Setup of oak:
// cpu
module cpu(
    input clk,
    input reset,
    output [7:0] imem_addr,
    input [18:0] imem_data,
    output [7:0] dmem_addr,
    output [18:0] dmem_wdata,
    output dmem_we,
    input [18:0] dmem_rdata,
    output rf_we,
    output [2:0] rf_waddr,
    output [18:0] rf_wdata
);
    wire [7:0] ret_mux_pc;
    wire [7:0] pc;
    wire pcwrite;
    wire IF_IDwrite;
    wire hazard;
    wire WB_regwrite;
    pc pc_cpu (
        .clk(clk),
        .reset(reset),
        .pcwrite(pcwrite),
        .next_pc(ret_mux_pc),
        .pc(pc)
    );
    wire [18:0] IF_instruction;
    assign imem_addr = pc;
    assign IF_instruction = imem_data;
    wire [7:0] IF_pc_plus_one;
    assign IF_pc_plus_one = pc + 8'd1;
    wire [7:0] ID_pc_plus_one;
    wire [18:0] ID_instruction;
    wire ID_valid;
    wire branch_signal;
    IF_ID IF_ID_cpu (
        .clk(clk),
        .reset(reset),
        .IF_instruction(IF_instruction),
        .IF_IDwrite(IF_IDwrite),
        .IF_pc_plus_one(IF_pc_plus_one),
        .ID_pc_plus_one(ID_pc_plus_one),
        .ID_instruction(ID_instruction),
  ...
Size in the first run: about 350 flip-flops, about 99 I/O pins, roughly 34,000 um^2 of cells after synthesis.
Settings: LEC_CHECK=0, CAP_MARGIN=30, CORE_MARGIN=2, CORE_UTILIZATION=58, CTS_CLUSTER_DIAMETER=58, GPL_ROUTABILITY_DRIVEN=1, HOLD_SLACK_MARGIN=-0.03, MAX_ROUTING_LAYER=met5, PLACE_DENSITY_LB_ADDON=0.17, SETUP_SLACK_MARGIN=5.0, SLEW_MARGIN=30, TNS_END_PERCENT=35; clock period 63.1 ns.
run.sh (not shown) runs the stock make flow with config.mk's settings and CLKGATE_MAP_FILE=.
What pine does differently from oak at the input level:
Settings: SLEW_MARGIN now 20, was 30; TNS_END_PERCENT no longer set, was 35; SETUP_SLACK_MARGIN no longer set, was 5.0; CTS_CLUSTER_DIAMETER no longer set, was 58; MAX_ROUTING_LAYER no longer set, was met5; GPL_ROUTABILITY_DRIVEN no longer set, was 1; PLACE_DENSITY_LB_ADDON no longer set, was 0.17; CAP_MARGIN now 20, was 30; HOLD_SLACK_MARGIN no longer set, was -0.03; CORE_UTILIZATION now 40, was 58; the clock period (ns, I/O delays scaled along) now 37.0, was 63.1.
Findings:
- Summary of pine over oak: count of clock buffers in the final design now sits lower; number of cells traversed by the worst register-to-register path now sits lower.
- Between pine and oak, the difference in area taken by flip-flops and latches is negligible.
- The setup slack of pine is smaller than that of oak.
- Higher design area among pine and oak: pine
- pine — worst hold slack 4.4 ps lower, oak as reference
- pine vs oak — final critical-path required period dropped 11,080 ps.
- Lower reg-to-reg setup timing slack goes to pine over oak.
Input-level comparison between birch and pine:
Settings: SETUP_SLACK_MARGIN: unset -> -2.0; CORE_UTILIZATION: 40 -> 66; CAP_MARGIN: 20 -> 15; the clock period (ns, I/O delays scaled along): 37.0 -> 34.5.
==> comparison <==
- birch finished all stages; however, its layout fails the closing checks, the failures being negative setup slack.
- Relative to pine, the required arrival time at the worst endpoint of birch is lower by 2500 ps.
- Clock period minus worst slack: birch vs pine up 380 ps
- The final reports for birch and pine show sequential share of layout area lower in the former.
- Compared with pine, in birch area added between synthesis and finish increased 3.6 points; height of the die decreased about 22%.
- Going from pine to birch, met3 wire length increased by 73% relative to the old numbers, final standard cell utilization of the core now sits higher, post-layout net count grew by about 7%.
The following lists how maple was set up differently from birch:
Settings: ABC_AREA newly set to 1; CORE_UTILIZATION changed from 66 to 56; CAP_MARGIN changed from 15 to 20; SETUP_SLACK_MARGIN removed (was -2.0); CTS_CLUSTER_DIAMETER newly set to 241; the clock period (ns, I/O delays scaled along) changed from 34.5 to 28.0.
==> results <==
maple had finished all stages when the layout checks came back failing, citing negative setup slack.
Compared with birch, maple supports a lower clock frequency.
Of birch and maple, the run reporting the lower wire length was maple.
Delta (maple minus birch): final weighted congestion of routability-driven global placement decreased by about 3.2% relative to the old numbers; overall chip area has increased; area growth from synthesis to final layout increased 9.7 points; core utilization saw a decrease.
Across both runs, number of filler cells placed in the layout was higher for maple than for birch.
Input-level comparison between cedar and maple:
Settings: CTS_CLUSTER_DIAMETER removed (was 241); CORE_UTILIZATION changed from 56 to 62; the clock period (ns, I/O delays scaled along) changed from 28.0 to 40.0.
Notes after the runs:
- cedar reached the end of the flow, and the finished layout is clean on the timing, design-rule and antenna checks.
- Looking at first-iteration DRC count, cedar sits above maple.
- Compared with maple, in cedar length of routed met3 wiring lower; global-route usage up 1.3 points.
- maple reports its worst setup path startpoint as ID_EX_cpu.EX_rt[1] while cedar reports MEM_WB_cpu.WB_rd[0].
- Comparing total antenna diodes in the routed design for maple and cedar, the bigger number came from cedar.
- Compare maple and cedar | die outline height higher: maple
- Total half-perimeter wirelength after legalization and detailed placement went down by a few percent going from maple to cedar.
- Comparing maple and cedar, design area is higher on maple.
- The sequential share of layout area in cedar sits 3.0 points above the value recorded for maple.
